==> quartz <==
==> flow/design.v (excerpt) <==
module vga_top(
	input ClkPort,
	input BtnC,
	input BtnU,
	input BtnD,
	input BtnR,
	input BtnL,
	input MoveTick,  
	output hSync, vSync,
	output [3:0] vgaR, vgaG, vgaB,
	output An0, An1, An2, An3, An4, An5, An6, An7,
	output Ca, Cb, Cc, Cd, Ce, Cf, Cg, Dp,
	output MemOE, MemWR, RamCS, QuadSpiFlashCS
	);
	wire Reset;
	assign Reset=BtnC;
	wire bright;
	wire[9:0] hc, vc;
	wire[3:0] lives;
	wire [6:0] ssdOut;
	wire [3:0] anode;
	wire [11:0] rgb;
	display_controller dc(.clk(ClkPort), .rst(Reset), .hSync(hSync), .vSync(vSync), .bright(bright), .hCount(hc), .vCount(vc));
	game_control sc(.clk(ClkPort), .en(MoveTick), .bright(bright), .rst(BtnC), .up(BtnU), .down(BtnD),.left(BtnL),.right(BtnR),.hCount(hc), .vCount(vc), .rgb(rgb), .lives(lives));
	display_lives cnt(.clk(ClkPort), .displayNumber(lives), .anode(anode), .ssdOut(ssdOut));
	assign vgaR = rgb[11 : 8];
	assign vgaG = rgb[7  : 4];
	assign vgaB = rgb[3  : 0];
	assign {MemOE, MemWR, RamCS, QuadSpiFlashCS} = 4'b1111;
	assign {An7, An6, An5, An4, An3, An2, An1, An0} = {4'b1111, anode};
	assign {Ca, Cb, Cc, Cd, Ce, Cf, Cg} = ssdOut[6 : 0];
	assign Dp = 1'b1;  
endmodule
clock: 8.26 ns
lec_check: 0
cap_margin: 20
core_margin: 2
core_utilization: 72
cts_cluster_diameter: 363
cts_cluster_size: 14
place_density_lb_addon: 0.26
setup_slack_margin: 1.1
slew_margin: 20
run.sh (not shown) runs the stock make flow with config.mk's settings and CLKGATE_MAP_FILE=.
==> juniper (differences from quartz) <==
==> flow/config.mk (replaced) <==
export PLATFORM = sky130hd
export DESIGN_NAME = vga_top
export DESIGN_NICKNAME = vga_top
export VERILOG_FILES = /design/flow/design.v
export SDC_FILE = /design/flow/constraint.sdc
export NUM_CORES = 4
export LEC_CHECK = 0
export CAP_MARGIN = 20
export CELL_PAD_IN_SITES_GLOBAL_PLACEMENT = 3
export CORE_MARGIN = 2
export CORE_UTILIZATION = 40
export CTS_CLUSTER_DIAMETER = 317
export PLACE_DENSITY = 0.6
export SLEW_MARGIN = 20
==> flow/constraint.sdc (replaced) <==
create_clock -name core_clock -period 12.0 [get_ports {ClkPort}]
set_input_delay 2.4000 -clock core_clock [delete_from_list [all_inputs] [get_ports {ClkPort}]]
set_output_delay 2.4000 -clock core_clock [all_outputs]
set_load 0.01 [all_outputs]
==> out/writeup.txt <==
The flow ran to the end and the layout has no timing, DRC or antenna violations. The logs give 6.89 ns for the data arrival time of the worst path and 3360 for the net count reported at finish. The tool warning count for the run is 92.

The flow reports that combinational logic draws 74.3% of the design power. The tools report the maximum resistive drop on vdd as 138 µV. The length of routed met3 wiring was 8080 µm.

The number of global-route vias before repair was 23700; the transition time of the tightest slew-check pin was 1.15 ns. Summed over all cells, the static leakage comes to 10.7 nW.
The numbers above come from juniper.

==> out/writeup.txt <==
The flow ran to the end and the layout has no timing, DRC or antenna violations. The arrival time of data at the worst endpoint is listed as 5.43 ns. The leakage component of the power was reported as 10.7 nW. VDD sags by at most 198 µV. The net count reported at finish came out at 3357. After detailed routing, the met3 layer carries 15500 µm of wire.

The logs give a warning total of 91. Clock buffers in the final layout number 17. The number of global-route vias before repair came out at 25100.
The numbers above come from quartz.


* * *

==> v35 <==
Starting RTL as in the previous note.
clock: 11.4 ns
lec_check: 0
abc_area: 0
cap_margin: 20
core_aspect_ratio: 1.2
core_margin: 7
core_utilization: 64
cts_cluster_diameter: 285
cts_cluster_size: 100
gpl_routability_driven: 1
gpl_timing_driven: 1
hold_slack_margin: 0.28
place_density: 0.61
slew_margin: 20
tns_end_percent: 35
==> v39: changes against v35 <==
- ABC_AREA: 0 -> unset
- CORE_ASPECT_RATIO: 1.2 -> unset
- CORE_MARGIN: 7 -> 2
- CORE_UTILIZATION: 64 -> 72
- CTS_CLUSTER_DIAMETER: 285 -> unset
- CTS_CLUSTER_SIZE: 100 -> 14
- GPL_ROUTABILITY_DRIVEN: 1 -> unset
- GPL_TIMING_DRIVEN: 1 -> unset
- HOLD_SLACK_MARGIN: 0.28 -> unset
- PLACE_DENSITY: 0.61 -> unset
- PLACE_DENSITY_LB_ADDON: unset -> 0.25
- SETUP_SLACK_MARGIN: unset -> 1.51
- TNS_END_PERCENT: 35 -> unset
==> flow/constraint.sdc (replaced) <==
create_clock -name core_clock -period 6.03 [get_ports {ClkPort}]
set_input_delay 1.2060 -clock core_clock [delete_from_list [all_inputs] [get_ports {ClkPort}]]
set_output_delay 1.2060 -clock core_clock [all_outputs]
set_load 0.01 [all_outputs]
==> qor summary <==
Estimated wirelength of the detail-placed design: v39 66.8 mm; v35 71.3 mm
Cell area after placement: v39 0.0239 sq mm; v35 0.0234 sq mm
Outcome: v39 aborted with a tool error; v35 no timing/DRC/antenna violations
Stage where the flow stopped: v39 5_1_grt; v35 -
Area of the die: v39 0.0333 sq mm; v35 0.0413 sq mm
Number of flip-flops and latches in the synthesized netlist: v39 120; v35 120
Pre-CTS worst setup slack: v39 0.0737 ns; v35 3.08 ns
PostCTS Resize Cnt: v39 208; v35 0
Xor and xnor fraction of the mapped netlist area: v39 0.0869; v35 0.0869
Number of setup buffers added after CTS: v39 65; v35 0
Vertical die dimension: v39 182 microns; v35 221 microns
Cell count after placement: v39 3393; v35 3403
Std-Cell Core Area: v39 0.0315 sq mm; v35 0.0351 sq mm
Synthesized-area fraction occupied by and/or/nand/nor cells: v39 0.246; v35 0.246
Final weighted congestion in routability-driven placement: v39 1.37; v35 1.10
Die outline width: v39 182 microns; v35 187 microns
Floorplan-stage core utilization: v39 0.728; v35 0.653
Core Rows: v39 65; v35 75

* * *

==> inputs of indigo <==
Starting RTL as in the previous note.
Settings: LEC_CHECK=0, ABC_AREA=1, CAP_MARGIN=0, CORE_ASPECT_RATIO=0.7, CORE_MARGIN=2, CORE_UTILIZATION=72, CTS_CLUSTER_DIAMETER=379, CTS_CLUSTER_SIZE=11, PLACE_DENSITY=0.4, SETUP_SLACK_MARGIN=0.69, SLEW_MARGIN=20; clock period 2.91 ns.
==> maple: changes against indigo <==
==> flow/config.mk (replaced) <==
export PLATFORM = sky130hd
export DESIGN_NAME = vga_top
export DESIGN_NICKNAME = vga_top
export VERILOG_FILES = /design/flow/design.v
export SDC_FILE = /design/flow/constraint.sdc
export NUM_CORES = 4
export LEC_CHECK = 0
export CAP_MARGIN = 20
export CORE_ASPECT_RATIO = 1.96
export CORE_MARGIN = 2
export CORE_UTILIZATION = 68
export CTS_CLUSTER_DIAMETER = 217
export CTS_CLUSTER_SIZE = 99
export HOLD_SLACK_MARGIN = -0.07
export SLEW_MARGIN = 20
==> flow/constraint.sdc (replaced) <==
create_clock -name core_clock -period 12.0 [get_ports {ClkPort}]
set_input_delay 2.4000 -clock core_clock [delete_from_list [all_inputs] [get_ports {ClkPort}]]
set_output_delay 2.4000 -clock core_clock [all_outputs]
set_load 0.01 [all_outputs]
==> yarrow: changes against indigo <==
==> flow/config.mk (replaced) <==
export PLATFORM = sky130hd
export DESIGN_NAME = vga_top
export DESIGN_NICKNAME = vga_top
export VERILOG_FILES = /design/flow/design.v
export SDC_FILE = /design/flow/constraint.sdc
export NUM_CORES = 4
export LEC_CHECK = 0
export CAP_MARGIN = 20
export CORE_MARGIN = 2
export CORE_UTILIZATION = 72
export CTS_CLUSTER_DIAMETER = 363
export CTS_CLUSTER_SIZE = 14
export PLACE_DENSITY_LB_ADDON = 0.26
export SETUP_SLACK_MARGIN = -0.62
export SLEW_MARGIN = 35
==> flow/constraint.sdc (replaced) <==
create_clock -name core_clock -period 6.34 [get_ports {ClkPort}]
set_input_delay 1.2680 -clock core_clock [delete_from_list [all_inputs] [get_ports {ClkPort}]]
set_output_delay 1.2680 -clock core_clock [all_outputs]
set_load 0.01 [all_outputs]
==> qor summary <==
Outcome: maple did not finish; yarrow failed layout checks; indigo did not finish
Last stage reached: maple 5_1_grt; yarrow -; indigo 3_5_place_dp
Layout check failures: maple -; yarrow setup timing; indigo -
Share of synthesized cell area in and-or and or-and compound cells: maple 26.40%; yarrow 26.40%; indigo 18.47%
Hold-fix buffers, CTS: maple 0; yarrow 0; indigo -
Clock sink count: maple 120; yarrow 120; indigo -
Root Buffer Master: maple sky130_fd_sc_hd__clkbuf_16; yarrow sky130_fd_sc_hd__clkbuf_16; indigo -
Detailed-placement wirelength estimate: maple 76.61 mm; yarrow 71.00 mm; indigo -
DP Cell Count: maple 3378; yarrow 3402; indigo -
XORs/XNORs by Area: maple 8.693%; yarrow 8.693%; indigo 5.138%
TritonCTS Buffers: maple 17; yarrow 17; indigo -
Synth Area per Inst: maple 7.608 sq um; yarrow 7.608 sq um; indigo 6.338 sq um
Number of rows in the core area: maple 94; yarrow 65; indigo 57
Die Width: maple 135.1 um; yarrow 182.4 um; indigo 229.0 um
Post-Syn Instances: maple 3012; yarrow 3012; indigo 4027
Number of buffers inserted by post-CTS setup repair: maple 0; yarrow 0; indigo -
Total number of H-tree levels: maple 4; yarrow 4; indigo -
Core region area: maple 33400 sq um; yarrow 31470 sq um; indigo 34800 sq um
Top-area cell type share of the netlist area: maple 20.59%; yarrow 20.59%; indigo 18.48%
Distinct cells, synth: maple 122; yarrow 122; indigo 82
Die area: maple 35270 sq um; yarrow 33270 sq um; indigo 36990 sq um
Yosys cell count: maple 3012; yarrow 3012; indigo 4027
Bufs on Longest Clock Path: maple 2; yarrow 2; indigo -
Cts repair resizes: maple 0; yarrow 0; indigo -
Area fraction in mux cells: maple 1.179%; yarrow 1.179%; indigo 0%
Final estimated routing congestion in global placement: maple 1.184; yarrow 1.178; indigo 1.313
Share of synthesized cell area in full adder, half adder and majority cells: maple 20.67%; yarrow 20.67%; indigo 18.48%
Sequential-to-total area share from yosys stat: maple 13.35%; yarrow 13.35%; indigo 11.99%
Power is estimated from default activity; no workload was simulated.
